--- flow/config.mk ---
export PLATFORM = sky130hd
export DESIGN_NAME = CPU
export DESIGN_NICKNAME = CPU
export VERILOG_FILES = /design/flow/design.v
export SDC_FILE = /design/flow/constraint.sdc
export NUM_CORES = 4
export LEC_CHECK = 0
export ABC_AREA = 0
export CAP_MARGIN = 20
export CORE_MARGIN = 5
export CORE_UTILIZATION = 71
export CTS_CLUSTER_SIZE = 15
export PLACE_DENSITY_LB_ADDON = 0.07
export SLEW_MARGIN = 15
--- flow/constraint.sdc ---
create_clock -name core_clock -period 6.33 [get_ports {clk}]
set_input_delay 1.2660 -clock core_clock [delete_from_list [all_inputs] [get_ports {clk}]]
set_output_delay 1.2660 -clock core_clock [all_outputs]
set_load 0.01 [all_outputs]
--- flow/design.v ---
`timescale 1ns / 1ps
module Adder8(
    input   [7:0] a,b,
    input         ci,
    output  [7:0] s,
    output        co
    );
        wire    [7:0] C;
        wire    [7:0] G;
        wire    [7:0] P;
        assign  G = a & b;
        assign  P = a ^ b;
        genvar j1;
        genvar j2;
        generate
            for(j1 = 0; j1 < 8; j1 = j1 + 1) begin: BLOCK1
                wire [j1 : 0] mid;                 
                for(j2 = j1; j2 > 0; j2 = j2 - 1) begin: BLOCK2
                    assign mid[j2] = ( & P[j1 : j2] ) && G[j2-1];
                end
                assign mid[0] = ( & P[j1 : 0] ) && ci;
                assign C[j1] = ( | mid ) || G[j1];
            end
        endgenerate
        assign  s[0] = P[0] ^ ci;
        genvar  i;
        generate
            for(i = 0; i < 7; i = i + 1) begin: BLOCK3
                assign  s[i+1] = P[i+1] ^ C[i];
            end
        endgenerate
        assign  co   = C[7];
endmodule
`timescale 1ns / 1ps
module Adder32(
    input   [31:0] a,b,
    input         ci,
    output  [31:0] s,
    output        co
    );
    wire c_mid1;
    wire c_mid2;
    wire c_mid3;
    Adder8 add1(
        .a      (a[7:0]),
        .b      (b[7:0]),
        .ci     (ci),
        .s      (s[7:0]),
        .co     (c_mid1)
    );
    Adder8 add2(
        .a      (a[15:8]),
        .b      (b[15:8]),
        .ci     (c_mid1),
        .s      (s[15:8]),
        .co     (c_mid2)
    );
    Adder8 add3(
        .a      (a[23:16]),
        .b      (b[23:16]),
        .ci     (c_mid2),
        .s      (s[23:16]),
        .co     (c_mid3)
    );
    Adder8 add4(
        .a      (a[31:24]),
        .b      (b[31:24]),
        .ci     (c_mid3),
        .s      (s[31:24]),
        .co     (co)
    );
endmodule
`timescale 1ns / 1ps
module Suber(
    input   [31:0] a,b,
    output  [31:0] s
    );
    wire [31:0] s_mid;
    Adder32 add(
        .a      (a),
        .b      (~b),
        .ci     (1'b1),
        .s      (s),
        .co     ()
    );
endmodule
`timescale 1ns / 1ps
module Comparer(
    input [31:0]        a,
    input [31:0]        b,
    output [2:0]        ur,
    output [2:0]        sr
    );
    wire [31:0]         s;
    wire               co;
    reg         ug;
    reg         ul;
    reg         sg;
    reg         sl;
    Adder32  adder(
        .a             (a),
        .b             (~b),
        .ci            (1'b1),
        .s             (s),
        .co            (co)
    );
    always @(*) begin
        if(!s) begin
            {ug,ul,sg,sl}=4'b0000;
        end
        else begin
            if(co)
                {ug,ul}=2'b10;
            else
                {ug,ul}=2'b01;
            case({a[31],b[31]})
            2'b00:         {sg,sl}={ug,ul};
            2'b01:         {sg,sl}=2'b10;
            2'b10:         {sg,sl}=2'b01;
            2'b11:         {sg,sl}={ug,ul};
            endcase
        end
    end
    assign ur={ul,~(ul|ug),ug};
    assign sr={sl,~(sl|sg),sg};
endmodule
`timescale 1ns / 1ps
module Shifter(
    input [31:0]  a,
    input [4:0]  b,
    input         extn,
    output reg [31:0] lshift_s,
    output reg [31:0] rshift_s
    );
    reg [31:0] l_mid;
    reg [31:0] r_mid;
    always @(*) begin
        case (b[2:0])
            3'd0: begin
                l_mid=a;
                r_mid=a;
            end
            3'd1: begin
                l_mid={a[30:0],1'b0};
                r_mid={extn,a[31:1]};
            end
            3'd2: begin
                l_mid={a[29:0],{2{1'b0}}};
                r_mid={{2{extn}},a[31:2]};
            end
            3'd3: begin
                l_mid={a[28:0],{3{1'b0}}};
                r_mid={{3{extn}},a[31:3]};
            end
            3'd4: begin
                l_mid={a[27:0],{4{1'b0}}};
                r_mid={{4{extn}},a[31:4]};
            end
            3'd5: begin
                l_mid={a[26:0],{5{1'b0}}};
                r_mid={{5{extn}},a[31:5]};
            end
            3'd6: begin
                l_mid={a[25:0],{6{1'b0}}};
                r_mid={{6{extn}},a[31:6]};
            end
            3'd7: begin
                l_mid={a[24:0],{7{1'b0}}};
                r_mid={{7{extn}},a[31:7]};
            end
        endcase
        case (b[4:3])
            3'd0: begin
                lshift_s=l_mid;
                rshift_s=r_mid;
            end
            3'd1: begin
                lshift_s={l_mid[23:0],{8{1'b0}}};
                rshift_s={{8{extn}},r_mid[31:8]};
            end
            3'd2: begin
                lshift_s={l_mid[15:0],{16{1'b0}}};
                rshift_s={{16{extn}},r_mid[31:16]};
            end
            3'd3: begin
                lshift_s={l_mid[7:0],{24{1'b0}}};
                rshift_s={{24{extn}},r_mid[31:24]};
            end
        endcase
    end
endmodule
`timescale 1ns / 1ps
module ALU(
    input clk,
    input   [31:0]      a0      ,
    input   [31:0]      b0      ,
    input   [31:0]      imm     ,
    input   [31:0]      pc      ,
    input               ALUSrc1 ,    
    input   [1:0]       ALUSrc2 ,    
    input   [1:0]       afwd    ,
    input   [1:0]       bfwd    ,
    input   [31:0]      y       ,
    input   [31:0]      md      ,
    input   [2:0]       ALUOP   ,
    input               sp_sign ,
    input               uors    ,
    output reg [31:0]   result  ,
    output     [2:0]    zero    
    );
    reg [31:0] md_n;
    always @(posedge clk) begin
        md_n<=md;
    end
    parameter ADD      = 3'b000;
    parameter SUB      = 3'b000;
    parameter SLL      = 3'b001;
    parameter SLT      = 3'b010;
    parameter SLTU     = 3'b011;
    parameter XOR      = 3'b100;
    parameter SRL      = 3'b101;
    parameter OR       = 3'b110;
    parameter AND      = 3'b111;
    reg extn;
    reg [31:0] b;
    reg [31:0] a;
    reg [31:0] b00;
    reg [31:0] a00;
    wire [31:0] add_s;
    wire [31:0] sub_s;           
    wire [2:0]  sr;
    wire [2:0]  ur; 
    wire [31:0] lshift_s;
    wire [31:0] rshift_s;
    Adder32 add(
        .a      (a),
        .b      (b),
        .ci     (1'b0),
        .s      (add_s),
        .co     ()
    );
    Suber sub(
        .a      (a),
        .b      (b),
        .s      (sub_s)
    );
    Comparer comparer(
        .a      (a),
        .b      (b),
        .ur     (ur),
        .sr     (sr)
    );
    Shifter Shifter(
        .a      (a),
        .b      (b[4:0]),
        .extn   (extn),
        .lshift_s(lshift_s),
        .rshift_s(rshift_s)
    );
    assign zero=uors?ur:sr;
    always @(*) begin
        case (afwd)
            2'b00: a00=a0;
            2'b01: a00=y;
            2'b10: a00=md;
            2'b11: a00=md_n;
        endcase
        case (bfwd)
            2'b00: b00=b0;
            2'b01: b00=y;
            2'b10: b00=md;
            2'b11: b00=md_n;
        endcase
        case (ALUSrc1)
            1'b0: b=b00;
            1'b1: b=imm;
        endcase
        case (ALUSrc2)
            2'b0: a=a00;
            2'b1: a=pc;
            2'b10:a=32'b0; 
            default: a=a00;
        endcase
        extn=1'b0;
        case (ALUOP)
            ADD : begin
                if(sp_sign) result=sub_s;
                else result=add_s;
            end
            SLL :   result=lshift_s;
            SLT :   result=sr[2];
            SLTU:   result=ur[2];
            XOR :   result=a^b;
            SRL :   begin
                if(sp_sign) begin
                    extn=a[31];
                    result=rshift_s;
                end
                else begin
                    extn=1'b0;
                    result=rshift_s;
                end
            end
            OR  :   result=a|b;
            AND :   result=a&b;
            default: result=0;
        endcase
    end
endmodule
`timescale 1ns / 1ps
module EXTer(
    input  [31:0]       originword,
    input  [2:0]        mode,
    output reg [31:0]   extword
    );
    always @(*) begin
        case (mode)
            3'b000: extword=originword;
            3'b001: begin
                extword={{24{originword[7]}},originword[7:0]};
            end
            3'b010: extword={{24{1'b0}},originword[7:0]};
            3'b011: begin
                extword={{16{originword[15]}},originword[15:0]};
            end
            3'b100: extword={{16{1'b0}},originword[15:0]};
            default: extword=originword;
        endcase
    end
endmodule
`timescale 1ns / 1ps
module ImmGen(
    input [31:0]        inst,
    input [2:0]         mode,
    input clk,
    output reg [31:0]   imm 
    );
    wire a;
    assign a=inst[31];
    always @(*) begin
        case (mode)
            3'b0:   imm=32'b0;
            3'b1:   begin                                                                
                imm={{20{inst[31]}},inst[31:20]} ;     
            end 
            3'b10:  imm={{27{1'b0}},inst[24:20]};                                         
            3'b11:  imm={inst[31:12],{12{1'b0}}};                                         
            3'b100: begin                                                                
                imm={{11{inst[31]}},inst[31],inst[19:12],inst[20],inst[30:21],1'b0};
            end 
            3'b101: begin                                                                
                imm={{19{inst[31]}},inst[31],inst[7],inst[30:25],inst[11:8],1'b0};   
            end 
            3'b110: begin                      
                imm={{20{inst[31]}},inst[31:25],inst[11:7]};  
            end
            default:imm=32'b0;
        endcase
    end
endmodule
`timescale 1ns / 1ps
module RegisterFile(
        input                clk,             
        input [4:0]          ra0,ra1,         
        input [4:0]          wa,              
        input [31:0]         wd,              
        input                we,              
        output  [31:0]    rd0,rd1          
    );
    reg [31:0] rf [0:31];                     
    assign    rd0=(ra0==5'd0)?32'd0:rf[ra0];
    assign    rd1=(ra1==5'd0)?32'd0:rf[ra1];
    always @(posedge clk) begin
        if(we && wa!=5'd0) rf[wa] <= wd;      
    end 
endmodule
`timescale 1ns / 1ps
module ForwardingUnit(
    input clk,
    input   [4:0]       rs1         ,
    input   [4:0]       rs2         ,
    input   [4:0]       rd_m        ,
    input   [4:0]       rd_w        ,
    input               RegWrite_m  ,
    input               RegWrite_w  ,
    output reg [1:0]    afwd        ,
    output reg [1:0]    bfwd        ,
    input               eflush      
    );
    reg RegWrite_n;
    reg [4:0] rd_n;
    always @(posedge clk ) begin
        RegWrite_n<=RegWrite_w;
        rd_n<=rd_w;
    end
    always @(*) begin
            if(rs1==rd_m && rs1!=5'd0 && RegWrite_m) begin
            afwd=2'b1;
            end
            else begin
            if(rs1==rd_w && rs1!=5'd0 && RegWrite_w ) begin
                afwd=2'b10;
            end
            else begin
                if(rs1==rd_n && rs1!=5'd0 && RegWrite_n )begin
                    afwd=2'b11;
                end
                else afwd=2'b0;
            end
            end
            if(rs2==rd_m && rs2!=5'd0 && RegWrite_m) begin
            bfwd=2'b1;
            end
            else begin
            if(rs2==rd_w && rs2!=5'd0 && RegWrite_w ) begin
                bfwd=2'b10;
            end
            else begin
                if(rs2==rd_n && rs2!=5'd0 && RegWrite_n )begin
                    bfwd=2'b11;
                end
                else bfwd=2'b0;                
            end   
            end
    end
endmodule
`timescale 1ns / 1ps
module HarzardUnit(
    input [4:0] rs1     ,
    input [4:0] rs2     ,
    input [4:0] rd      ,
    input       MemRead ,
    output reg  eflush  ,
    output reg  dstall  ,
    output reg  fstall  
    );
    always @(*) begin
        if(MemRead && (rs1==rd || rs2==rd)) begin    
            eflush=1;
            dstall=1;
            fstall=1;
        end
        else begin
            eflush=0;
            dstall=0;
            fstall=0;
        end
    end
endmodule
`timescale 1ns / 1ps
module PC_Controller(
    input [31:0]        imm     ,
    input [31:0]        pc_e    ,
    input [2:0]         zero    ,
    input [2:0]         branch  ,
    input [31:0]        y       ,
    input               clk     ,
    input               rstn    ,
    output reg [31:0]   pc      ,
    output reg [31:0]   npc     ,
    output reg          flush   ,
    input               fstall  ,
    input               stop    
    );
    wire [31:0] tpc;
    wire [31:0] npc1;
    wire [31:0] npc2_0;
    wire  [31:0] npc2;
    always @(*) begin
        if(zero&branch) begin
            npc=npc2;    
            flush=1;         
        end    
        else begin
            if(fstall) begin
                npc=tpc;
            end
            else begin
                npc=npc1;
            end
            flush=0;
        end 
    end
    assign tpc=pc;
    Adder32 add1(
        .a      (tpc),
        .b      (32'b100),
        .ci     (1'b0),
        .s      (npc1),
        .co     ()
    );
    Adder32 add2(
        .a      (pc_e),
        .b      (imm[31:0]),
        .ci     (1'b0),
        .s      (npc2),
        .co     ()
    );
    always @(posedge clk) begin
        if(!rstn) begin
            pc<=0;
        end
        else if(stop) begin
            pc<=pc;
        end
        else begin
            pc<=npc;
        end
    end
endmodule
`timescale 1ns / 1ps
module Controller(
    input               eflush  ,
    input               flush   ,
    input               funct7  ,
    output reg          sp_sign ,
    input [2:0]         funct3  ,
    input [6:0]         opcode  ,
    input               clk     ,
    input               rstn    ,
    output reg [2:0]    branch    ,
    output reg          MemRead   ,
    output reg          MemWrite_m  ,
    output reg          MemtoReg_m  ,
    output reg [2:0]    ALUOP     ,
    output reg          ALUSrc1   ,        
    output reg [1:0]    ALUSrc2   ,        
    output reg          uors      , 
    output reg          RegWrite_w  ,
    output reg          RegWrite_m  ,
    output reg [2:0]    extmode1_m  ,
    output reg [2:0]    extmode2  ,
    output reg [2:0]    extmode2_m  ,
    output reg [2:0]    mode        ,
    output reg          stop        
    );
    parameter ADDI_fml = 7'b0010011;
    parameter ADD_fml  = 7'b0110011;
    parameter LUI      = 7'b0110111;
    parameter AUIPC    = 7'b0010111;
    parameter BEQ_fml  = 7'b1100011;
    parameter LB_fml   = 7'b0000011;
    parameter SB_fml   = 7'b0100011;
    parameter ECALL = 7'b1110011;
    parameter ADDI     = 3'b000;
    parameter SLLI     = 3'b001;
    parameter SLTI     = 3'b010;
    parameter SLTIU    = 3'b011;
    parameter XORI     = 3'b100;
    parameter SRLI     = 3'b101;
    parameter SRAI     = 3'b101;
    parameter ORI      = 3'b110;
    parameter ANDI     = 3'b111;
    parameter ADD      = 3'b000;
    parameter SUB      = 3'b000;
    parameter SLL      = 3'b001;
    parameter SLT      = 3'b010;
    parameter SLTU     = 3'b011;
    parameter XOR      = 3'b100;
    parameter SRL      = 3'b101;
    parameter SRA      = 3'b101;
    parameter OR       = 3'b110;
    parameter AND      = 3'b111;
    parameter BEQ      = 3'b000;
    parameter BNE      = 3'b001;
    parameter BLT      = 3'b100;
    parameter BGE      = 3'b101;
    parameter BLTU     = 3'b110;
    parameter BGEU     = 3'b111;
    parameter LB       = 3'b000;
    parameter LH       = 3'b001;
    parameter LW       = 3'b010;
    parameter LBU      = 3'b100;
    parameter LHU      = 3'b101;
    parameter SB       = 3'b000;
    parameter SH       = 3'b001;
    parameter SW       = 3'b010;
    reg             MemWrite    ;
    reg             MemtoReg    ;
    reg             RegWrite    ;
    reg [2:0]       extmode1    ;
    reg             stop_n;    
    reg stop_state;
    reg nstop_state; 
    always @(posedge clk) begin
        if(!rstn) begin
            stop_state<=0;
        end
        else begin
            stop_state<=nstop_state;
        end
        case (stop_state)
            1'b0: stop<=0;
            1'b1: stop<=1;
        endcase
    end
    always @(*) begin
        case (stop_state)
            1'b0: begin
                if(stop_n) nstop_state=1;
                else nstop_state=0;
            end
            1'b1: nstop_state=1;
        endcase
    end
    always @(*) begin
        case (opcode)
            ADDI_fml:begin
               case (funct3)
                   ADDI : mode=3'b1;
                   SLLI : mode=3'b10;
                   SLTI : mode=3'b1;
                   SLTIU: mode=3'b1;
                   XORI : mode=3'b1;
                   SRLI : mode=3'b10;
                   ORI  : mode=3'b1;
                   ANDI : mode=3'b1;
                   default: mode=3'b0;
               endcase
            end
            ADD_fml :mode=3'b0;
            LUI     :mode=3'b11;
            AUIPC   :mode=3'b11;
            BEQ_fml :mode=3'b101;
            LB_fml  :mode=3'b1;
            SB_fml  :mode=3'b110;
            default :mode=3'b0;
        endcase
    end
    always @(posedge clk) begin
        if(!rstn) begin
            branch  <=0;
            MemRead <=0;
            MemWrite<=0;
            MemtoReg<=0;
            ALUOP   <=0;
            ALUSrc1 <=0;
            ALUSrc2 <=0;
            uors    <=0;
            RegWrite<=0;
            extmode1<=0;
            extmode2<=0;
            stop_n    <=0;
        end
        else if(eflush||flush) begin
            branch  <=0;
            MemRead <=0;
            MemWrite<=0;
            MemtoReg<=0;
            ALUOP   <=0;
            ALUSrc1 <=0;
            ALUSrc2 <=0;
            uors    <=0;
            RegWrite<=0;
            extmode1<=0;
            extmode2<=0;
            stop_n    <=0;
        end
        else begin
            case (opcode)
                ADDI_fml: begin
                    branch  <=0;
                    MemRead <=0;
                    MemWrite<=0;
                    MemtoReg<=0;
                    ALUOP   <=funct3;
                    ALUSrc1 <=1'b1;
                    ALUSrc2 <=2'b0;
                    uors    <=0;
                    RegWrite<=1;
                    extmode1<=0;
                    extmode2<=0;
                    stop_n    <=0;
                end 
                ADD_fml: begin
                    branch  <=0;
                    MemRead <=0;
                    MemWrite<=0;
                    MemtoReg<=0;
                    ALUOP   <=funct3;
                    ALUSrc1 <=1'b0;
                    ALUSrc2 <=2'b0;
                    uors    <=0;
                    RegWrite<=1;
                    extmode1<=0;
                    extmode2<=0;
                    stop_n    <=0;
                end
                LUI: begin
                    branch  <=0;
                    MemRead <=0;
                    MemWrite<=0;
                    MemtoReg<=0;
                    ALUOP   <=3'b0;
                    ALUSrc1 <=1'b1;
                    ALUSrc2 <=2'b10;
                    uors    <=0;
                    RegWrite<=1;
                    extmode1<=0;
                    extmode2<=0;
                    stop_n    <=0;
                end
                AUIPC: begin
                    branch  <=0;
                    MemRead <=0;
                    MemWrite<=0;
                    MemtoReg<=0;
                    ALUOP   <=3'b0;
                    ALUSrc1 <=1'b1;
                    ALUSrc2 <=2'b1;
                    uors    <=0;
                    RegWrite<=1;
                    extmode1<=0;
                    extmode2<=0;
                    stop_n    <=0;
                end
                BEQ_fml: begin
                    MemRead <=0;
                    MemWrite<=0;
                    MemtoReg<=0;
                    case (funct3)
                        BEQ :    begin
                            ALUOP<=3'b010;
                            branch<=3'b010;
                            uors<=0;
                        end 
                        BNE :    begin
                            ALUOP<=3'b010;
                            branch<=3'b101;
                            uors<=0;
                        end 
                        BLT :    begin
                            ALUOP<=3'b010;
                            branch<=3'b100;
                            uors<=0;
                        end 
                        BGE :    begin
                            ALUOP<=3'b010;
                            branch<=3'b011;
                            uors<=0;
                        end 
                        BLTU:    begin
                            ALUOP<=3'b011;
                            branch<=3'b100;
                            uors<=1;
                        end 
                        BGEU:    begin
                            ALUOP<=3'b011;
                            branch<=3'b011;
                            uors<=1;
                        end 
                        default: begin
                            ALUOP<=3'b000;
                            branch<=3'b000;
                            uors<=0;
                        end 
                    endcase
                    ALUSrc1 <=1'b0;
                    ALUSrc2 <=2'b0;
                    RegWrite<=0;
                    extmode1<=0;
                    extmode2<=0;
                    stop_n    <=0;
                end
                LB_fml: begin
                    branch  <=0;
                    MemRead <=1;
                    MemWrite<=0;
                    MemtoReg<=1;
                    ALUOP   <=3'b000;
                    ALUSrc1 <=1'b1;
                    ALUSrc2 <=2'b0;
                    uors    <=0;
                    RegWrite<=1;
                    extmode2<=0;
                    case (funct3)
                        LB :        extmode1<=3'b001;
                        LH :        extmode1<=3'b011;
                        LW :        extmode1<=3'b0;
                        LBU:        extmode1<=3'b010;
                        LHU:        extmode1<=3'b100;
                        default:    extmode1<=3'b0;
                    endcase
                    stop_n    <=0;
                end
                SB_fml: begin
                    branch  <=0;
                    MemRead <=0;
                    MemWrite<=1;
                    MemtoReg<=0;
                    ALUOP   <=3'b000;
                    ALUSrc1 <=1'b1;
                    ALUSrc2 <=2'b0;
                    uors    <=0;
                    RegWrite<=0;
                    extmode1<=0;
                    case (funct3)
                        SB: extmode2<=3'b010;
                        SH: extmode2<=3'b100;
                        default: extmode2<=3'b000;
                    endcase
                    stop_n    <=0;
                end
                ECALL: begin
                    branch  <=0;
                    MemRead <=0;
                    MemWrite<=0;
                    MemtoReg<=0;
                    ALUOP   <=0;
                    ALUSrc1 <=0;
                    ALUSrc2 <=0;
                    uors    <=0;
                    RegWrite<=0;
                    extmode1<=0;
                    extmode2<=0;
                    stop_n    <=1;
                end
                default: begin           
                    branch  <=0;
                    MemRead <=0;
                    MemWrite<=0;
                    MemtoReg<=0;
                    ALUOP   <=0;
                    ALUSrc1 <=0;
                    ALUSrc2 <=0;
                    uors    <=0;
                    RegWrite<=0;
                    extmode1<=0;
                    extmode2<=0;
                    stop_n    <=0;
                end
            endcase
        end
    end
    always @(posedge clk) begin
        if(!rstn) begin
            MemWrite_m  <= 0   ;
            MemtoReg_m  <= 0   ;
            RegWrite_m  <= 0   ;
            RegWrite_w  <= 0   ;
            extmode1_m  <= 0   ;
            extmode2_m  <= 0   ;
            sp_sign     <= 0   ;    
        end
        else if(flush) begin     
            MemWrite_m  <= 0   ;
            MemtoReg_m  <= 0   ;
            RegWrite_m  <= 0   ;
            RegWrite_w  <= RegWrite_m   ;
            extmode1_m  <= 0   ;
            extmode2_m  <= 0   ;
            sp_sign     <= 0   ;    
        end
        else begin
            MemWrite_m  <= MemWrite   ;
            MemtoReg_m  <= MemtoReg   ;
            RegWrite_m  <= RegWrite   ;
            RegWrite_w  <= RegWrite_m   ;
            extmode1_m  <= extmode1   ;
            extmode2_m  <= extmode2   ;
            sp_sign     <= funct7 && (opcode==ADD_fml || (opcode==ADDI_fml && funct3==SRLI));            
        end
    end
endmodule
`timescale 1ns / 1ps
module CPU(
    input               clk         ,
    input               rstn        ,
    input               rf_dcp_rd   ,
    input [4:0]         rf_addr     ,
    output reg [31:0]   rf_out      ,
    output [7:0]        imem_addr   ,
    input [31:0]        imem_rdata  ,
    output [7:0]        dmem_addr   ,
    output [31:0]       dmem_wdata  ,
    output              dmem_we     ,
    input [31:0]        dmem_rdata  ,
    output              stop
    );
    reg [31:0]   md          ;
    reg [31:0]   y           ;
    wire [31:0]  pc          ;
    wire [31:0]  npc         ;
    reg [31:0]   imm         ;
    reg [31:0]   ir          ;
    reg [31:0]   a           ;
    reg [31:0]   b           ;
    wire [2:0]   branch      ;
    wire         MemRead     ;
    wire         MemWrite    ;
    wire         MemtoReg    ;
    wire [2:0]   ALUOP       ;
    wire         ALUSrc1     ;
    wire [1:0]   ALUSrc2     ;
    wire         RegWrite    ;
    wire [2:0]   zero        ;
    wire [2:0]   mode        ;
    wire         uors        ;
    wire [2:0]   extmode1    ;
    wire [2:0]   extmode2    ;
    wire [2:0]   extmode2_m  ;
    wire         sp_sign     ;
    wire [31:0]  md_ext      ;
    wire  eflush;
    wire  dstall;
    wire  fstall;
    wire  flush;
    wire [31:0]         a0;
    wire [31:0]         b0;
    wire [31:0]         imm_0;
    reg [31:0]          b_m;
    reg [31:0]           b_m_0;
    reg [31:0] md_n;
    reg [4:0]          rs1;
    reg [4:0]          rs2;
    reg [4:0]          rd;
    reg [4:0]          rd_m;
    reg [4:0]          rd_w;
    reg [31:0]          pc_d;
    reg [31:0]          pc_e;
    wire [4:0]  ra      ;
    wire [4:0]  wa      ;
    wire        rf_we   ;
    wire [31:0] rf_wd   ;
    wire [31:0] wdto_rf ;
    wire [7:0]  dm_a    ;
    wire [31:0] dm_d    ;
    wire        dm_we   ;
    wire [31:0] md_wd   ;
    wire [31:0] inst;
    wire [31:0] result;
    wire [31:0] md_read;
    wire  RegWrite_m;
    wire [1:0] afwd;
    wire [1:0] bfwd;
    always @(posedge clk) begin
        if(!rstn) begin
            ir<=0;
            y<=0;
            md<=0;
            imm<=0;
            b_m<=0;
            rs1<=0;
            rs2<=0;
            rd <=0;
            rd_m<=0;
            rd_w<=0;
            pc_d<=0;
            pc_e<=0;
            md_n<=0;
        end
        else if(flush) begin     
            ir<=0;
            y<=0;
            if(MemtoReg) md<=md_ext;
            else md<=y;
            md_n<=md;
            imm<=0;
            b_m<=0;  
            rs1<=0;
            rs2<=0;
            rd <=0;
            rd_m<=0;
            rd_w<=rd_m;
            pc_d<=0;
            pc_e<=0;   
        end
        else if(eflush) begin    
            ir<=ir;
            y<=result;
            if(MemtoReg) md<=md_ext;
            else md<=y;
            md_n<=md;
            imm<=0;
            b_m<=b_m_0;
            rs1<=0;
            rs2<=0;
            rd <=0;
            rd_m<=rd;
            rd_w<=rd_m;
            pc_d<=pc_d;
            pc_e<=0;    
        end
        else begin
            ir<=inst;
            y<=result;
            if(MemtoReg) md<=md_ext;
            else md<=y;
            md_n<=md;
            imm<=imm_0;
            rs1<=ir[19:15];
            rs2<=ir[24:20];
            rd<=ir[11:7];
            b_m<=b_m_0;
            rd_m<=rd;
            rd_w<=rd_m;
            pc_d<=pc;
            pc_e<=pc_d;     
        end
    end
    always @(*) begin
        case (bfwd)
            2'b00: b_m_0=b;
            2'b01: b_m_0=y;
            2'b10: b_m_0=md;
            2'b11: b_m_0=md_n;
        endcase        
    end
PC_Controller pc_controller(
    .imm     (imm    ),
    .pc_e    (pc_e   ),
    .y       (y      ),
    .zero    (zero   ),
    .branch  (branch ),
    .clk     (clk    ),
    .rstn    (rstn   ),
    .pc      (pc     ),
    .npc     (npc    ),
    .fstall  (fstall ),
    .flush   (flush  ),
    .stop    (stop   )
);
ALU alu(
    .a0     (a      ),
    .b0     (b      ),
    .imm    (imm    ),
    .pc     (pc_e   ),
    .ALUSrc1(ALUSrc1),
    .ALUSrc2(ALUSrc2),
    .afwd   (afwd    ), 
    .bfwd   (bfwd    ), 
    .y      (y       ), 
    .md     (md      ), 
    .uors   (uors   ),
    .sp_sign(sp_sign),
    .ALUOP  (ALUOP  ),
    .result (result ),
    .zero   (zero   ),
    .clk    (clk)
);
Controller controller(
    .eflush     (eflush   ),
    .flush      (flush    ),
    .funct7     (ir[30]   ),
    .sp_sign    (sp_sign  ),
    .funct3     (ir[14:12]),
    .opcode     (ir[6:0]  ),
    .clk        (clk      ),
    .rstn       (rstn     ),
    .branch   (branch   ),
    .MemRead    (MemRead  ),
    .MemWrite_m (MemWrite ),
    .MemtoReg_m (MemtoReg ),
    .ALUOP    (ALUOP    ),
    .ALUSrc1  (ALUSrc1  ),
    .ALUSrc2  (ALUSrc2  ),
    .uors     (uors     ),
    .RegWrite_w (RegWrite ),
    .RegWrite_m (RegWrite_m),
    .extmode1_m (extmode1 ),
    .extmode2 (extmode2 ),
    .extmode2_m (extmode2_m),
    .mode       (mode     ),
    .stop       (stop)
);
ImmGen immgen(
    .clk        (clk),
    .inst       (ir),
    .mode       (mode),
    .imm        (imm_0 )
);
    assign inst=imem_rdata;
    assign md_read=dmem_rdata;
    assign imem_addr=pc[9:2];
    assign dmem_addr=dm_a;
    assign dmem_wdata=dm_d;
    assign dmem_we=dm_we;
    assign dm_d=md_wd;
    assign dm_a=y[9:2];
    assign dm_we=MemWrite;
RegisterFile rf(
    .clk           (clk),
    .ra0           (ra),
    .ra1           (ir[24:20]),
    .rd0           (a0),
    .rd1           (b0),
    .wa            (wa),
    .wd            (wdto_rf),
    .we            (rf_we)
);
    always @(posedge clk) begin
        if(!rstn) begin
            a<=0;
            b<=0;
        end
        else if(eflush || flush) begin
            a<=0;
            b<=0;
        end
        else begin
            a<=a0;
            b<=b0;
        end
    end
    assign ra=rf_dcp_rd?rf_addr:ir[19:15];
    always @(posedge clk) rf_out<=a0;
    assign wa=rd_w;
    assign wdto_rf=rf_wd;
    assign rf_we=RegWrite;
EXTer exter1(
    .originword (md_read),
    .mode       (extmode1),
    .extword    (md_ext)
);
    assign rf_wd=md;
EXTer exter2(
    .originword (b_m),
    .mode       (extmode2_m),
    .extword    (md_wd)
);
ForwardingUnit forwardunit(
    .rs1         (rs1         ),
    .rs2         (rs2         ),
    .rd_m        (rd_m        ),
    .rd_w        (rd_w        ),
    .RegWrite_m  (RegWrite_m  ),
    .RegWrite_w  (RegWrite    ),
    .afwd        (afwd        ),
    .bfwd        (bfwd        ),
    .eflush      (eflush      ),
    .clk    (clk)
);
HarzardUnit harzardunit(
    .rs1     (ir[19:15]),
    .rs2     (ir[24:20]),
    .rd      (rd      ),
    .MemRead (MemRead ),
    .eflush  (eflush  ),
    .dstall  (dstall  ),
    .fstall  (fstall  )
);
endmodule
--- flow/run.sh ---
#!/bin/bash
# the make line also repeats each setting of config.mk as NAME=value (left out here)
make -C /OpenROAD-flow-scripts/flow DESIGN_CONFIG=/design/flow/config.mk WORK_HOME=/design/flow/orfs CLKGATE_MAP_FILE= finish
==> results of run 1 <==
## through the flow
step	util (%)	TNS, ns
floorplan	-	-161.52
detailed placement	78.05	-288.24
global placement	78.03	-244.58
CTS	83.73	-259.67
## repair_timing
action	in CTS
pin swaps	43
gates cloned	6
endpoints found under the setup margin	338
gates resized	166
setup buffers	19
## per-layer routing
metal / overflow / global-route usage [%]
met5: 0 / 46.21
met4: 1 / 77.92
met3: 0 / 70.90
met2: 0 / 92.20
met1: 0 / 79.82
==> notes.org, run 1 <==
#+TITLE: Implementation results

** Placement
- Number of port buffers :: 153
- Placed wire-length estimate :: 226000 um
- Routability congestion estimate :: 1.166
- The post-placement cell area is 0.08496 mm^2.
- Pre-CTS setup slack :: -1.042 ns
- Number of cells in the design after placement :: 8901

** Synthesis
- The synthesized netlist was found by Yosys to have 7300 cells.
- Synth top area cells :: sky130_fd_sc_hd__edfxtp_1, sky130_fd_sc_hd__dfxtp_1, sky130_fd_sc_hd__mux4_2
- For reference, the mux area share after synthesis is 10.34%.
- Yosys mapped a number of flops with a built-in enable equal to 1024.
- The synthesis stat section lists a flop and latch total of 1504.
- Summed over its instances, the top area cell type makes up 39.51% of the synthesized netlist area.
- The most common cell in the synthesized netlist is sky130_fd_sc_hd__nand2_1.
- Synthesis produced a netlist whose cell count is 7300.
- The cell-mix breakdown from Yosys lists the simple-gate area share as 17.38%.
- A synthesized cell averages 10.66 um^2.
- Combinational family with the most area after synthesis :: simple AND/OR/NAND/NOR gates
- Count of cell types in the netlist :: 112
- Summing the areas of all compound-gate instances in the mapped netlist gives 12.88% of the synthesized area.
- The synthesized netlist devotes 1.125% of its cell area to XOR and XNOR gates.
- Ys async rst share :: 0%
- The mapped netlist covers 0.07784 mm^2.
- Of all cell types, the one taking the most synthesized area is sky130_fd_sc_hd__edfxtp_1.
- FA/HA/MAJ Cells, Area Fraction :: 2.437%
- The synthesis log from Yosys contains 11 warnings.
- Top FF cell, synth :: sky130_fd_sc_hd__edfxtp_1
- Counting instances in the post-synthesis netlist gives the leading cell types as sky130_fd_sc_hd__nand2_1, sky130_fd_sc_hd__edfxtp_1, sky130_fd_sc_hd__nand3_1, sky130_fd_sc_hd__clkbuf_1, sky130_fd_sc_hd__dfxtp_1.
- YS chip area :: 0.07784 mm^2
- For this run, the register share of the synthesized area comes to 51.85%.

** Floorplan
- Row count :: 121
- Chip Footprint :: 0.1163 mm^2
- Horizontal die dimension :: 341.1 um
- Core region area :: 0.1089 mm^2
- The floorplan step records an initial core utilization of 71.51%.
- I/O pin count :: 154
- The floorplan step set the die height to 341.1 um.

** CTS
- Depth of the CTS H-tree :: 4
- Clock sink count :: 1504
- Quantity of hold-fixing buffers added after cts :: 0
- TritonCTS buffer count :: 152
- Root Buffer Master :: sky130_fd_sc_hd__clkbuf_16
- Maximum clock path buffer count :: 3

** Run status
- The first error in the log reads "[ERROR GRT-0116] Global routing finished with congestion. Check the congestion regions in the DRC Viewer".
- The run stopped with a tool error.
- The run ended at global routing (5_1_grt).

** Global route
- Summed over all routing layers, the global router reports a total usage of 80.20%.
- Total grt overflow :: 1
==> run 2, diff against run 1 <==
ABC_AREA = default   (was 0)
CORE_MARGIN = 2   (was 5)
CORE_UTILIZATION = 72   (was 71)
CTS_CLUSTER_DIAMETER = 395   (was default)
CTS_CLUSTER_SIZE = 100   (was 15)
PLACE_DENSITY_LB_ADDON = default   (was 0.07)
SLEW_MARGIN = 20   (was 15)
clock period = 12.4 ns   (was 6.33 ns; I/O delays follow)
==> notes.org, run 2 <==
#+TITLE: Implementation results

** CTS
- The post-CTS setup buffer count is 0 (-19).
- Clock sink count :: 1504 (unchanged)
- The maximum root-to-sink buffer count came to 3 (unchanged).
- Depth of the CTS H-tree :: 1 (-3)
- The cell resize tally after clock tree synthesis came to 0 (-100%).
- Root Buffer Master :: sky130_fd_sc_hd__clkbuf_16
- TritonCTS buffer count :: 19 (-88%)
- The count of hold buffers inserted by post-cts repair is 0 (unchanged).

** Floorplan
- Row count :: 120 (-0.83%)
- Core region area :: 0.1072 mm^2 (-1.5%)
- The width of the die is 332.8 um (-2.4%).
- The effective utilization at floorplan is 72.61% (+1.1 points).
- Die height :: 332.8 um (-2.4%)
- The die footprint is 0.1108 mm^2 (-4.8%).
- I/O pin count :: 154 (unchanged)

** Synthesis
- The synthesized area per cell is 10.66 um^2 (unchanged).
- Xor-xnor portion of the synthesized cell area :: 1.125% (unchanged)
- Top FF cell, synth :: sky130_fd_sc_hd__edfxtp_1
- The synthesis run identifies the leading combinational cell family as simple AND/OR/NAND/NOR gates.
- The cell count in the Yosys report is 7300 (unchanged).
- The portion of netlist area occupied by mux cells is 10.34% (unchanged).
- The register bit count reported by yosys is 1504 (unchanged).
- The adder-cell share of the synthesized area came to 2.437% (unchanged).
- The fraction of synthesis flops using an asynchronous set or reset pin came to 0% (unchanged).
- The most common cell in the synthesized netlist is sky130_fd_sc_hd__nand2_1.
- The post-synthesis cell count is 7300 (unchanged).
- Simple logic cell fraction of the synthesized area :: 17.38% (unchanged)
- The post-synthesis share of cell area spent on and-or and or-and gates came to 12.88% (unchanged).
- The post-synthesis cell type count was 112 (unchanged).
- The number of enable flip-flop cells is 1024 (unchanged).
- Synth Cell Area :: 0.07784 mm^2 (unchanged)
- The share of Yosys cell area claimed by the top area cell type is 39.51% (unchanged).
- Sorting the Yosys area breakdown by cell type puts at the top sky130_fd_sc_hd__edfxtp_1.
- Post-synth seq share :: 51.85% (unchanged)
- Synth cell count leaders :: sky130_fd_sc_hd__nand2_1, sky130_fd_sc_hd__edfxtp_1, sky130_fd_sc_hd__nand3_1, sky130_fd_sc_hd__clkbuf_1, sky130_fd_sc_hd__dfxtp_1
- Synth top area cells :: sky130_fd_sc_hd__edfxtp_1, sky130_fd_sc_hd__dfxtp_1, sky130_fd_sc_hd__mux4_2
- The count of synthesis-stage warnings from yosys was 11 (unchanged).
- YS chip area :: 0.07784 mm^2 (unchanged)

** Run status
- It got as far as global routing (5_1_grt) and failed there.
- Run status :: stopped before the end

** Placement
- Placed wire-length estimate :: 223900 um (-0.94%)
- The count of input and output buffers is 153 (unchanged).
- The global placement routability congestion is 1.155 (-1.0%).
run 2: through the flow:
step                instance area (um^2)  worst slack (ns)  total power [W]  std cells  hold slack, ns
CTS                                81300             1.962         0.009572       8501          0.3759
detailed placement                 80730             2.124         0.007983       8468          0.3377
global placement                   80720             2.645         0.007918       8468          0.3387
floorplan                          77950             4.608         0.006967       7331          0.3290
==> run 3, diff against run 2 <==
ABC_AREA = 1   (was default)
CORE_ASPECT_RATIO = 1.3   (was default)
CORE_MARGIN = 10   (was 2)
CORE_UTILIZATION = 31   (was 72)
CTS_CLUSTER_DIAMETER = default   (was 395)
CTS_CLUSTER_SIZE = 12   (was 100)
GPL_ROUTABILITY_DRIVEN = 0   (was default)
GPL_TIMING_DRIVEN = 0   (was default)
MAX_ROUTING_LAYER = met5   (was default)
PLACE_DENSITY_LB_ADDON = 0.19   (was default)
SETUP_SLACK_MARGIN = 0.01   (was default)
SLEW_MARGIN = 30   (was 20)
TNS_END_PERCENT = 20   (was default)
clock period = 8.42 ns   (was 12.4 ns; I/O delays follow)
==> notes.org, run 3 <==
* Implementation run

** Run status
- The flow ran to the end and the layout has no timing, DRC or antenna violations.

** Cells and area
- Summing all multi-input logic gate instances after layout gives 0.03387 mm^2.
- Number of nets in the finished design :: 10.24k
- Once layout is done, the placed cells without fillers occupy 0.09442 mm^2.
- Layout area overhead :: 20.29%
- For this run, the number of standard cells in the final layout without fillers is 13.55k.
- For this run, the share of the core covered by cells in the final layout is 37.47%.
- Per the layout area report, the register area comes to 0.04047 mm^2.
- The layout has 25.72k filler cells.

** Synthesis
- FA/HA/MAJ Cells, Area Fraction :: 2.417% (-0.020 points)
- Ys async rst share :: 0% (unchanged)
- The post-synthesis chip area from yosys is 0.07849 mm^2 (+0.84%).
- Count of flip-flops with a built-in enable after synthesis :: 1024 (unchanged)
- The register bit count reported by yosys came to 1504 (unchanged).
- Cell taking the most area after synthesis :: sky130_fd_sc_hd__edfxtp_1
- The commonest cells after synthesis are sky130_fd_sc_hd__nand2_1, sky130_fd_sc_hd__edfxtp_1, sky130_fd_sc_hd__nor2_1, sky130_fd_sc_hd__o21ai_0, sky130_fd_sc_hd__inv_1.
- The count of synthesis-stage warnings from yosys came to 11 (unchanged).
- Synth top area cells :: sky130_fd_sc_hd__edfxtp_1, sky130_fd_sc_hd__dfxtp_1, sky130_fd_sc_hd__nand2_1
- The post-synthesis share of cell area spent on and-or and or-and gates is 17.14% (+4.3 points).
- Synth Cell Area :: 0.07849 mm^2 (+0.84%)
- The simple-gate share of the synthesized area is 21.05% (+3.7 points).
- Count of cell types in the netlist :: 63 (-44%)
- Looking at the cell usage after synthesis, the top flip-flop cell is sky130_fd_sc_hd__edfxtp_1.
- Yosys shows that the main logic family after synthesis is simple AND/OR/NAND/NOR gates.
- Share of synthesized area spent on multiplexers :: 0% (-10 points)
- The cell count in the Yosys report came to 9447 (+29%).
- The synthesis stats list as the most numerous cell sky130_fd_sc_hd__nand2_1.
- Mean Syn Cell Area :: 8.308 um^2 (-22%)
- Xor-xnor portion of the synthesized cell area :: 0.8369% (-0.29 points)
- Area fraction of the dominant cell type after synthesis :: 39.18% (-0.33 points)
- The post-synthesis cell count came to 9447 (+29%).
- Post-synth seq share :: 51.42% (-0.43 points)

** Power and ir drop
- Combinational Power :: 0.00468 W
- Power attributed to sequential cells :: 0.00838 W
- Switching power :: 0.007249 W
- Leakage power summed over all cells :: 36.28 nW
- Worst ir drop on vdd :: 0.0002467 V
- Sequential share of power :: 40.6%
- Cell internal power was estimated by the tool at 0.01339 W.
- The group that draws the most power in this run is sequential cells.
- Clock group power :: 0.00757 W
- In this run, the combinational gates consume 22.7% of the power.
- The power report shows net switching accounting for 35.13% of the total.
- Power spread over the standard cell area amounts to 218.5 mW/mm^2.
- The clock network accounts for 36.7% of the total power.

** Global route
- Initial antenna violation count :: 90
- Wire length of the first global-routing pass :: 664100 um
- GRT Total Usage :: 35.16%
- Entering global routing, the biggest net connects 37 pins.
- Summed over all layers, the global routing overflow is 0.
- Vias in the first global route :: 77.78k

** CTS
- Looking at the worst setup and hold paths, the clock pins of their registers show a slew of 0.06 ns.
- TritonCTS built the clock tree.
- Depth of the CTS H-tree :: 4 (+3)
- Clock sink count :: 1504 (unchanged)
- At the later pin of the worst-skew pair, clock insertion delay measures 0.92 ns.
- The cell sitting at the root of the clock tree is a sky130_fd_sc_hd__clkbuf_16.
- Maximum clock path buffer count :: 3 (unchanged)
- Quantity of hold-fixing buffers added after cts :: 0 (unchanged)
- The number of buffers added by the clock tree synthesis step is 167 (+148).

** Setup path
- The worst setup path is captured at a flop.
- Cell with the largest stage delay on the worst path :: sky130_fd_sc_hd__o211ai_1
- Reg2reg end :: y[1]
- The cell family contributing the most delay on the critical path is simple AND/OR/NAND/NOR gates.
- Crit. path cell count :: 45
- Crit Reg-Reg Startpoint :: rs1[3]
- Crit path to :: y[1]
- Per STA, the highest per-stage delay on the worst path measures 0.69 ns.
- Cell count of the worst reg-to-reg path :: 45
- The setup check on the worst reg-to-reg path leaves a slack of 0.27 ns.
- Per the timing report, the biggest fanout along the worst path comes to 10.
- Most common cell type on the critical path :: sky130_fd_sc_hd__nand2_1
- Arrival time reported for the critical path endpoint :: 8.92 ns
- CP Buf/Inv Count :: 12
- The required time at the worst endpoint is listed as 9.19 ns.
- In the setup report, the worst path falls into the class flop to flop.
- Launching element type of the critical path :: flop
- Worst Setup SP :: rs1[3]

** Drt
- The DRC violation total left in the routed layout is recorded as 0.
- First-pass iteration count of the detailed router :: 12
- Average routed wire per standard cell :: 37.17 um
- Detailed-route iteration 0 reported a violation count of 15.93k.
- Ratio of routed vias to standard cells :: 6.268
- Routed wire length :: 503500 um
- Tally of nets with antenna violations remaining after routing :: 0
- Total via count in the routed design :: 84.90k

** Job
- Max-cap violations :: 0
- The stage logs contain a warning count of 94.

** Floorplan
- The width of the die was 461.3 um (+39%).
- Starting density of the core :: 31.15% (-41 points)
- The I/O pin count is 154 (unchanged).
- Die height :: 593.7 um (+78%)
- The core box area came to 0.2520 mm^2 (+140%).
- The number of standard-cell rows in the floorplan came to 210 (+75%).
- The die footprint came to 0.2739 mm^2 (+150%).

** Placement
- Post-DP Area :: 0.08685 mm^2 (+7.6%)
- Number of port buffers :: 152 (-0.65%)
- The post-detailed-placement half-perimeter wirelength was 361700 um (+62%).
- Number of cells in the design after placement :: 13.07k (+54%)

** STA
- Final min period :: 8.155 ns
- Count of final hold-check violations :: 0
- After routing, the total negative slack on setup checks comes to 0 ns.
- Slew at the pin closest to its max-slew limit :: 1.266 ns
- Setup repair after global routing could not meet its margin everywhere.
- Count of pins over their slew limit :: 0
- Relative slew margins :: 15.57%
- Period Utilization, post-route :: 96.85%
- Per the finish-stage timing summary, setup violations number 0.
- Setup clock skew after layout :: 0.06827 ns
- On the final layout, the worst hold slack is 0.3589 ns.
- The highest clock rate this design can be run at is 122.6 MHz.

** Min path
- Along the worst hold path, the cell count comes to 0.
- Worst Hold Launch :: controller.stop_state
- WHS Endpoint :: controller.stop
- Path class of the lowest-slack min-delay path :: flop to flop
-- run 3: timing repair --
action                                  CTS  global route
hold endpoints to repair                  0             0
buffers inserted                         21            32
resized                                 114           195
pin swaps                                12            30
cloned                                    0             2
endpoints found under the setup margin  338           338
-- run 3: stage by stage --
stage                     setup WS, ns  total power, W
after floorplan                  2.209         0.01033
after global placement          -1.786         0.01250
after detailed placement        -1.589         0.01256
after CTS                      0.01075         0.01999
after global routing          -0.05991         0.02085
final                           0.2653         0.02063
-- run 3: final cells by class --
| class | instances | share of cell area, % |
|---|---|---|
| Clock buffer | 242 | 5.083 |
| Timing Repair Buffer | 379 | 4.589 |
| Sequential cell | 1504 | 42.87 |
| Antenna cell | 99 | 0.2624 |
| Buffer | 637 | 3.037 |
| Tap cell | 3286 | 4.355 |
| Inverter | 797 | 3.208 |
| Multi-Input combinational cell | 6536 | 35.87 |
| Clock inverter | 66 | 0.7275 |
-- run 3: per-layer routing --
layer | global-route usage (%) | vias up | share of wire [%]
li1 | - | 33850 | -
met3 | 15.83 | 2786 | 14
met4 | 34.16 | 38 | 13
met1 | 36.78 | 40030 | 31
met5 | 1.167 | - | 0.12
met2 | 51.42 | 8196 | 42
==> run 4, diff against run 3 <==
ABC_AREA = default   (was 1)
CORE_ASPECT_RATIO = default   (was 1.3)
CORE_MARGIN = 2   (was 10)
CORE_UTILIZATION = 69   (was 31)
CTS_CLUSTER_SIZE = 17   (was 12)
GPL_ROUTABILITY_DRIVEN = default   (was 0)
GPL_TIMING_DRIVEN = default   (was 0)
MAX_ROUTING_LAYER = default   (was met5)
PLACE_DENSITY = 0.67   (was default)
PLACE_DENSITY_LB_ADDON = default   (was 0.19)
SETUP_SLACK_MARGIN = default   (was 0.01)
SLEW_MARGIN = 20   (was 30)
TNS_END_PERCENT = default   (was 20)
clock period = 7.02 ns   (was 8.42 ns; I/O delays follow)
==> notes.org, run 4 <==
#+TITLE: Implementation results

** Floorplan
- The I/O pin count is 154 (unchanged).
- Starting density of the core :: 69.38% (+38 points)
- The die footprint is 0.1155 mm^2 (-58%).
- The height of the die is 339.9 um (-43%).
- Core region area :: 0.1122 mm^2 (-55%)
- Horizontal die dimension :: 339.9 um (-26%)
- Row count :: 123 (-41%)

** Run status
- Stage at which the flow ended :: global routing (5_1_grt)
- The run stopped with a tool error.

** Synthesis
- Mean Syn Cell Area :: 10.66 um^2 (+28%)
- The most used flip-flop cell after synthesis is sky130_fd_sc_hd__edfxtp_1.
- Ys async rst share :: 0% (unchanged)
- Cell taking the most area after synthesis :: sky130_fd_sc_hd__edfxtp_1
- Synth top area cells :: sky130_fd_sc_hd__edfxtp_1, sky130_fd_sc_hd__dfxtp_1, sky130_fd_sc_hd__mux4_2
- The summed instance area of the synthesized netlist was 0.07784 mm^2 (-0.83%).
- Post-synthesis instance total :: 7300 (-23%)
- Simple logic cell fraction of the synthesized area :: 17.38% (-3.7 points)
- sky130_fd_sc_hd__nand2_1 is the most common cell in the netlist.
- The post-synthesis cell type count is 112 (+78%).
- Share of synthesized area spent on multiplexers :: 10.34% (+10 points)
- The register bit count reported by yosys came to 1504 (unchanged).
- YS chip area :: 0.07784 mm^2 (-0.83%)
- The cell count in the Yosys report was 7300 (-23%).
- The count of synthesis-stage warnings from yosys was 11 (unchanged).
- The number of enable flip-flop cells came to 1024 (unchanged).
- Area fraction of the dominant cell type after synthesis :: 39.51% (+0.33 points)
- FA/HA/MAJ Cells, Area Fraction :: 2.437% (+0.020 points)
- Synth cell count leaders :: sky130_fd_sc_hd__nand2_1, sky130_fd_sc_hd__edfxtp_1, sky130_fd_sc_hd__nand3_1, sky130_fd_sc_hd__clkbuf_1, sky130_fd_sc_hd__dfxtp_1
- The post-synthesis share of cell area spent on and-or and or-and gates was 12.88% (-4.3 points).
- The sequential cell area fraction in the yosys report came to 51.85% (+0.43 points).
- After synthesis, the largest family of logic cells by area is simple AND/OR/NAND/NOR gates.
- The area share of xor/xnor cells in the synthesized design is 1.125% (+0.29 points).

** Placement
- The pre-CTS setup slack was -0.4112 ns (+1.177 ns).
- The count of input and output buffers came to 153 (+0.66%).
- The placement summary gives the final routability congestion estimate as 1.131.
- Placed wire-length estimate :: 212800 um (-41%)
- Post-DP Area :: 0.08383 mm^2 (-3.5%)

** CTS
- The count of clock tree sinks came to 1504 (unchanged).
- Maximum clock path buffer count :: 3 (unchanged)
- Root Buffer Master :: sky130_fd_sc_hd__clkbuf_16
- Quantity of hold-fixing buffers added after cts :: 0 (unchanged)
- Depth of the CTS H-tree :: 4 (unchanged)
- TritonCTS buffer count :: 151 (-9.6%)
-- run 4: through the flow --
stage / std cells / hold WS, ns
3_3_place_gp: 8889 / 0.3393
4_1_cts: 9194 / 0.3617
2_1_floorplan: 7331 / 0.3290
3_5_place_dp: 8889 / 0.3437
-- run 4: timing repair --
item / 4_1_cts
gates cloned: 11
resized: 155
pin swaps: 41
endpoints found under the setup margin: 338
buffers inserted: 17
==> run 5, diff against run 4 <==
ABC_AREA = 1   (was default)
CORE_ASPECT_RATIO = 1.55   (was default)
CORE_UTILIZATION = 35   (was 69)
CTS_CLUSTER_DIAMETER = 27   (was default)
CTS_CLUSTER_SIZE = default   (was 17)
GPL_TIMING_DRIVEN = 0   (was default)
MAX_ROUTING_LAYER = met4   (was default)
MIN_ROUTING_LAYER = met2   (was default)
PLACE_DENSITY = default   (was 0.67)
PLACE_DENSITY_LB_ADDON = 0.16   (was default)
TNS_END_PERCENT = 95   (was default)
clock period = 10.5 ns   (was 7.02 ns; I/O delays follow)
==> notes.org, run 5 <==
#+TITLE: Implementation results

** CTS
- Depth of the CTS H-tree :: 5 (+1)
- Root Buffer Master :: sky130_fd_sc_hd__clkbuf_16
- The number of buffers added by the clock tree synthesis step was 343 (+130%).
- Clock sink count :: 1504 (unchanged)
- Maximum clock path buffer count :: 4 (+1)

** Synthesis
- The register bit count reported by yosys is 1504 (unchanged).
- Share of synthesized area spent on multiplexers :: 0% (-10 points)
- Combinational family with the most area after synthesis :: simple AND/OR/NAND/NOR gates
- Synth Cell Area :: 0.07849 mm^2 (+0.84%)
- After synthesis, the most frequently instantiated cells are sky130_fd_sc_hd__nand2_1, sky130_fd_sc_hd__edfxtp_1, sky130_fd_sc_hd__nor2_1, sky130_fd_sc_hd__o21ai_0, sky130_fd_sc_hd__inv_1.
- The number of enable flip-flop cells is 1024 (unchanged).
- Synth top area cells :: sky130_fd_sc_hd__edfxtp_1, sky130_fd_sc_hd__dfxtp_1, sky130_fd_sc_hd__nand2_1
- Yosys instantiated no cell more often than sky130_fd_sc_hd__nand2_1.
- Post-synthesis instance total :: 9447 (+29%)
- YS chip area :: 0.07849 mm^2 (+0.84%)
- Cell taking the most area after synthesis :: sky130_fd_sc_hd__edfxtp_1
- Among all flip-flop cells after synthesis, the most frequent one is sky130_fd_sc_hd__edfxtp_1.
- The cell count in the Yosys report was 9447 (+29%).
- The count of synthesis-stage warnings from yosys came to 11 (unchanged).
- The simple-gate share of the synthesized area was 21.05% (+3.7 points).
- The share of Yosys cell area claimed by the top area cell type is 39.18% (-0.33 points).
- Ys async rst share :: 0% (unchanged)
- The adder-cell share of the synthesized area came to 2.417% (-0.020 points).
- Complex Gates by Area :: 17.14% (+4.3 points)
- The post-synthesis cell type count came to 63 (-44%).
- Mean Syn Cell Area :: 8.308 um^2 (-22%)
- The sequential cell area fraction in the yosys report was 51.42% (-0.43 points).
- The area share of xor/xnor cells in the synthesized design came to 0.8369% (-0.29 points).

** Floorplan
- The width of the die came to 384.4 um (+13%).
- The die footprint was 0.2282 mm^2 (+98%).
- The effective utilization at floorplan was 35.16% (-34 points).
- I/O pin count :: 154 (unchanged)
- The height of the die came to 593.6 um (+75%).
- Row count :: 216 (+76%)
- The core box area is 0.2232 mm^2 (+99%).

** Run status
- Stage at which the flow ended :: global routing (5_1_grt)
- Stop err :: [ERROR GRT-0116] Global routing finished with congestion. Check the congestion regions in the DRC Viewer.
- Run status :: stopped before the end

** Placement
- Post-DP Area :: 0.08644 mm^2 (+3.1%)
- Number of port buffers :: 152 (-0.65%)
- The post-detailed-placement half-perimeter wirelength came to 433100 um (+100%).
- The global placement routability congestion was 1.465 (+29%).
- Number of cells in the design after placement :: 12.72k (+43%)

** Global route
- Total global-route track usage over all layers is 79.53%.
- Total grt overflow :: 317
==> run 5: per-layer routing <==
| metal | GRT overflow | GRT usage [%] |
|---|---|---|
| met3 | 242 | 82.35 |
| met4 | 33 | 66.48 |
| met5 | - | - |
| met1 | - | - |
| met2 | 42 | 83.44 |
==> run 5: metrics by stage <==
stage          setup TNS (ns)  setup slack [ns]
4_1_cts                     0          0.001263
3_5_place_dp          -322.97            -1.717
3_3_place_gp          -547.36            -2.387
2_1_floorplan               0             4.289
==> run 5: what timing repair did <==
action,in CTS
gates resized,78
hold buffers,0
pin swaps,3
endpoints found under the hold margin,0
setup buffers,4
endpoints found under the setup margin,338
==> run 6, diff against run 5 <==
ABC_AREA = default   (was 1)
CELL_PAD_IN_SITES_GLOBAL_PLACEMENT = 3   (was default)
CORE_ASPECT_RATIO = default   (was 1.55)
CORE_UTILIZATION = 61   (was 35)
CTS_CLUSTER_DIAMETER = default   (was 27)
GPL_TIMING_DRIVEN = default   (was 0)
MAX_ROUTING_LAYER = met5   (was met4)
MIN_ROUTING_LAYER = default   (was met2)
PLACE_DENSITY_LB_ADDON = 0.01   (was 0.16)
SETUP_SLACK_MARGIN = 1.48   (was default)
SLEW_MARGIN = 5   (was 20)
TNS_END_PERCENT = default   (was 95)
clock period = 10.1 ns   (was 10.5 ns; I/O delays follow)
==> notes.org, run 6 <==
#+TITLE: Implementation results

** Synthesis
- Number of warnings issued by yosys :: 11 (unchanged)
- The area share of xor/xnor cells in the synthesized design was 1.125% (+0.29 points).
- Synth cell count leaders :: sky130_fd_sc_hd__nand2_1, sky130_fd_sc_hd__edfxtp_1, sky130_fd_sc_hd__nand3_1, sky130_fd_sc_hd__clkbuf_1, sky130_fd_sc_hd__dfxtp_1
- Mean Syn Cell Area :: 10.66 um^2 (+28%)
- The post-synthesis cell count was 7300 (-23%).
- Top FF cell, synth :: sky130_fd_sc_hd__edfxtp_1
- The fraction of synthesis flops using an asynchronous set or reset pin came to 0% (unchanged).
- Post-synth seq share :: 51.85% (+0.43 points)
- Combinational family with the most area after synthesis :: simple AND/OR/NAND/NOR gates
- Synth Cell Area :: 0.07784 mm^2 (-0.83%)
- The simple-gate share of the synthesized area is 17.38% (-3.7 points).
- YS chip area :: 0.07784 mm^2 (-0.83%)
- The post-synthesis share of cell area spent on and-or and or-and gates came to 12.88% (-4.3 points).
- Count of flip-flops with a built-in enable after synthesis :: 1024 (unchanged)
- Area fraction of the dominant cell type after synthesis :: 39.51% (+0.33 points)
- The adder-cell share of the synthesized area came to 2.437% (+0.020 points).
- The synthesis report lists the most area-consuming cells as sky130_fd_sc_hd__edfxtp_1, sky130_fd_sc_hd__dfxtp_1, sky130_fd_sc_hd__mux4_2.
- Post-synthesis cell type with the largest instance count :: sky130_fd_sc_hd__nand2_1
- Synth Register Bits :: 1504 (unchanged)
- Cell taking the most area after synthesis :: sky130_fd_sc_hd__edfxtp_1
- Number of cell instances after yosys synthesis :: 7300 (-23%)
- The portion of netlist area occupied by mux cells came to 10.34% (+10 points).
- Count of cell types in the netlist :: 112 (+78%)

** Floorplan
- The width of the die came to 361.2 um (-6.0%).
- Die height :: 361.2 um (-39%)
- Row count :: 131 (-39%)
- Core region area :: 0.1270 mm^2 (-43%)
- The die footprint is 0.1305 mm^2 (-43%).
- Starting density of the core :: 61.27% (+26 points)

** Run status
- Stop err :: [ERROR FLW-0024] Place density exceeds 1.0 (current PLACE_DENSITY_LB_ADDON =  0.01). Please check if the value of  PLACE_DENSITY_LB_ADDON is between 0 and 0.99.
- Run status :: stopped before the end
- It got as far as global placement without I/O (3_1_place_gp_skip_io) and failed there.
==> run 7, diff against run 6 <==
CELL_PAD_IN_SITES_GLOBAL_PLACEMENT = default   (was 3)
CORE_UTILIZATION = 66   (was 61)
CTS_CLUSTER_DIAMETER = 359   (was default)
CTS_CLUSTER_SIZE = 14   (was default)
MAX_ROUTING_LAYER = met4   (was met5)
PLACE_DENSITY_LB_ADDON = default   (was 0.01)
SETUP_SLACK_MARGIN = default   (was 1.48)
SLEW_MARGIN = 20   (was 5)
clock period = 6.52 ns   (was 10.1 ns; I/O delays follow)
==> notes.org, run 7 <==
#+TITLE: Implementation results

** Synthesis
- Count of flip-flops with a built-in enable after synthesis :: 1024 (unchanged)
- The cell count in the Yosys report is 7300 (unchanged).
- Post-synthesis instance total :: 7300 (unchanged)
- Area fraction of the dominant cell type after synthesis :: 39.51% (unchanged)
- Yosys attributes the largest share of cell area to sky130_fd_sc_hd__edfxtp_1, sky130_fd_sc_hd__dfxtp_1, sky130_fd_sc_hd__mux4_2.
- The area share of xor/xnor cells in the synthesized design was 1.125% (unchanged).
- Synth cell count leaders :: sky130_fd_sc_hd__nand2_1, sky130_fd_sc_hd__edfxtp_1, sky130_fd_sc_hd__nand3_1, sky130_fd_sc_hd__clkbuf_1, sky130_fd_sc_hd__dfxtp_1
- Combinational family with the most area after synthesis :: simple AND/OR/NAND/NOR gates
- The count of synthesis-stage warnings from yosys came to 11 (unchanged).
- Top FF cell, synth :: sky130_fd_sc_hd__edfxtp_1
- Post-synth seq share :: 51.85% (unchanged)
- The register bit count reported by yosys is 1504 (unchanged).
- YS chip area :: 0.07784 mm^2 (unchanged)
- The portion of netlist area occupied by mux cells came to 10.34% (unchanged).
- Count of cell types in the netlist :: 112 (unchanged)
- The synthesized design spends more area on one cell type than any other, namely sky130_fd_sc_hd__edfxtp_1.
- The adder-cell share of the synthesized area was 2.437% (unchanged).
- Synth Cell Area :: 0.07784 mm^2 (unchanged)
- Ys async rst share :: 0% (unchanged)
- Post-synthesis cell type with the largest instance count :: sky130_fd_sc_hd__nand2_1
- The synthesized area per cell was 10.66 um^2 (unchanged).
- Complex Gates by Area :: 12.88% (unchanged)
- The simple-gate share of the synthesized area is 17.38% (unchanged).

** Run status
- The flow did not finish.
- The stage where the run came to a stop is global routing (5_1_grt).

** Placement
- Post-DP Area :: 0.08471 mm^2
- Counting tap cells, the placed design contains a total of 8960 instances.
- Placed wire-length estimate :: 222200 um
- Routability congestion estimate :: 1.175
- Number of port buffers :: 153

** CTS
- The number of clock buffers added by TritonCTS is 117.
- Clock sink count :: 1504
- In this run, post-CTS hold repair placed 0 buffers.
- Counting along the longest clock path gives a buffer depth of 3.
- The H-tree was split into 3 levels.
- Root Buffer Master :: sky130_fd_sc_hd__clkbuf_16

** Floorplan
- Row count :: 125 (-4.6%)
- The core box area is 0.1165 mm^2 (-8.3%).
- I/O pin count :: 154
- The die footprint was 0.1207 mm^2 (-7.5%).
- Die height :: 347.4 um (-3.8%)
- Starting density of the core :: 66.80% (+5.5 points)
- Horizontal die dimension :: 347.4 um (-3.8%)
## run 7: per-stage QoR
stage | total power (W) | setup slack [ns] | util, % | TNS [ns]
2_1_floorplan | 0.01330 | -0.4336 | - | -97.30
3_3_place_gp | 0.01547 | -0.7346 | 72.70 | -205.92
3_5_place_dp | 0.01555 | -0.9679 | 72.70 | -275.29
4_1_cts | 0.02244 | -0.7432 | 76.97 | -208.39
## run 7: timing repair
item	CTS
buffers inserted	42
cloned	25
endpoints found under the setup margin	338
hold endpoints to repair	0
pin swaps	29
gates resized	153
==> run 8, diff against run 7 <==
CORE_UTILIZATION = 62   (was 66)
CTS_CLUSTER_DIAMETER = 360   (was 359)
CTS_CLUSTER_SIZE = 17   (was 14)
MAX_ROUTING_LAYER = default   (was met4)
TNS_END_PERCENT = 20   (was default)
clock period = 6.76 ns   (was 6.52 ns; I/O delays follow)
==> notes.org, run 8 <==
* Implementation run

** STA
- Slack of the critical path :: -0.7236 ns
- Of the available clock period, the critical path in the final layout requires 110.7%.
- Count of final hold-check violations :: 0
- Sum of negative setup slack :: -197.57 ns
- Counting I/O delays and the setup requirement, the final critical path takes 7.484 ns.
- Endpoints with negative setup slack in the final report add up to 338.

** Synthesis
- Number of warnings issued by yosys :: 11 (unchanged)
- The synthesized area per cell was 10.66 um^2 (unchanged).
- The summed instance area of the synthesized netlist was 0.07784 mm^2 (unchanged).
- YS chip area :: 0.07784 mm^2 (unchanged)
- The synthesis report names the predominant flop master as sky130_fd_sc_hd__edfxtp_1.
- The number of enable flip-flop cells was 1024 (unchanged).
- The area share of xor/xnor cells in the synthesized design was 1.125% (unchanged).
- Ys async rst share :: 0% (unchanged)
- Count of cell types in the netlist :: 112 (unchanged)
- The simple-gate share of the synthesized area was 17.38% (unchanged).
- The share of Yosys cell area claimed by the top area cell type was 39.51% (unchanged).
- The sequential cell area fraction in the yosys report was 51.85% (unchanged).
- Post-synthesis instance total :: 7300 (unchanged)
- The post-synthesis share of cell area spent on and-or and or-and gates was 12.88% (unchanged).
- Number of cell instances after yosys synthesis :: 7300 (unchanged)
- Synth cell count leaders :: sky130_fd_sc_hd__nand2_1, sky130_fd_sc_hd__edfxtp_1, sky130_fd_sc_hd__nand3_1, sky130_fd_sc_hd__clkbuf_1, sky130_fd_sc_hd__dfxtp_1
- Combinational family with the most area after synthesis :: simple AND/OR/NAND/NOR gates
- The register bit count reported by yosys came to 1504 (unchanged).
- Synth top area cells :: sky130_fd_sc_hd__edfxtp_1, sky130_fd_sc_hd__dfxtp_1, sky130_fd_sc_hd__mux4_2
- The portion of netlist area occupied by mux cells is 10.34% (unchanged).
- FA/HA/MAJ Cells, Area Fraction :: 2.437% (unchanged)
- Among all cell types in the netlist, the one instantiated most often is sky130_fd_sc_hd__nand2_1.
- Cell taking the most area after synthesis :: sky130_fd_sc_hd__edfxtp_1

** CTS
- The count of clock tree sinks came to 1504 (unchanged).
- Maximum clock path buffer count :: 3 (unchanged)
- Root Buffer Master :: sky130_fd_sc_hd__clkbuf_16
- The number of buffers added by the clock tree synthesis step came to 98 (-16%).
- The maximum level of the CTS H-tree is 3 (unchanged).
- Latest clock arrival within the worst-skew pair :: 0.79 ns
- The count of hold buffers inserted by post-cts repair was 0 (unchanged).
- CTS tree :: built

** Global route
- Entering global routing, the biggest net connects 110 pins.
- Vias in the first global route :: 67.57k
- For this run the aggregate overflow at the end of global routing stands at 0.

** Power and ir drop
- Summed over all combinational cells, the power is 0.00513 W.
- Sw Share :: 31.87%
- Biggest power consumer among the groups :: sequential cells
- Logic gate share of total power :: 23.8%
- The flow reports that sequential cells draw 48.1% of the design power.
- Summed over the clock group, the power is 0.00605 W.

** Min path
- Worst Hold Launch :: controller.stop_state
- Path class of the lowest-slack min-delay path :: flop to flop

** Placement
- The total cell area at the placement stage came to 0.08484 mm^2 (+0.15%).
- The global placement routability congestion came to 1.119 (-4.7%).
- The count of input and output buffers is 153 (unchanged).
- The post-detailed-placement half-perimeter wirelength was 220800 um (-0.65%).

** Setup path
- Per the timing report, the most critical flop-to-flop path originates at rs1[4].
- Crit. path cell count :: 30
- For the worst reg-to-reg path, the endpoint reported by OpenROAD is pc_controller.pc[21].
- Flop2flop setup slack :: -0.72 ns
- Cell with the largest stage delay on the worst path :: sky130_fd_sc_hd__or4_4

** Run status
- The run finished, with violations left.
- The checks that failed: negative setup slack.

** Job
- In this run the maximum-capacitance check reported violations numbering 0.
- The logs give a warning total of 108.

** Floorplan
- Die height :: 358.3 um (+3.1%)
- Chip Footprint :: 0.1284 mm^2 (+6.4%)
- The I/O pin count was 154 (unchanged).
- The core box area was 0.1251 mm^2 (+7.3%).
- Starting density of the core :: 62.23% (-4.6 points)
- The number of standard-cell rows in the floorplan came to 130 (+4.0%).
- The width of the die came to 358.3 um (+3.1%).

** Drt
- Detailed routing inserted a total of 72.27k vias.

** Cells and area
- The net count of the finished layout is 7878.
## run 8: layer usage
metal  up-vias  share of wire (%)  track usage, %
met5         -              0.071          0.2222
met4        40                9.9           38.40
met3      2370                 16           19.47
met2      8210                 42           76.00
met1     33700                 31           63.58
li1      27940                  -               -
## run 8: layout make-up
type,instances,area (um^2)
diodes,24,60.06
clock buffers,154,2684
clock inverters,6,130.1
fillers,7982,35190
inverters,141,529.3
multi-input cells,5058,36110
flip-flops and latches,1504,40390
well taps,1650,2064
repair buffers,858,7921
## run 8: stage by stage
stage	instances	hold slack, ns	total power (W)	setup WS (ns)
floorplan	7331	0.3300	0.01281	-0.1936
global placement	9145	0.3398	0.01511	-0.4905
detailed placement	9145	0.3409	0.01515	-0.7643
CTS	9352	0.3592	0.02100	-0.5044
global route	9378	0.3644	0.02180	-0.9245
finish	9395	0.3580	0.02154	-0.7236
## run 8: repair_timing
item / 4_1_cts / 5_1_grt
buffers inserted: 36 / 5
gates resized: 128 / 153
hold endpoints to repair: 0 / 0
pin swaps: 36 / 40
gates cloned: 12 / 12
endpoints found under the setup margin: 338 / 338
Power is estimated from default activity; no workload was simulated.
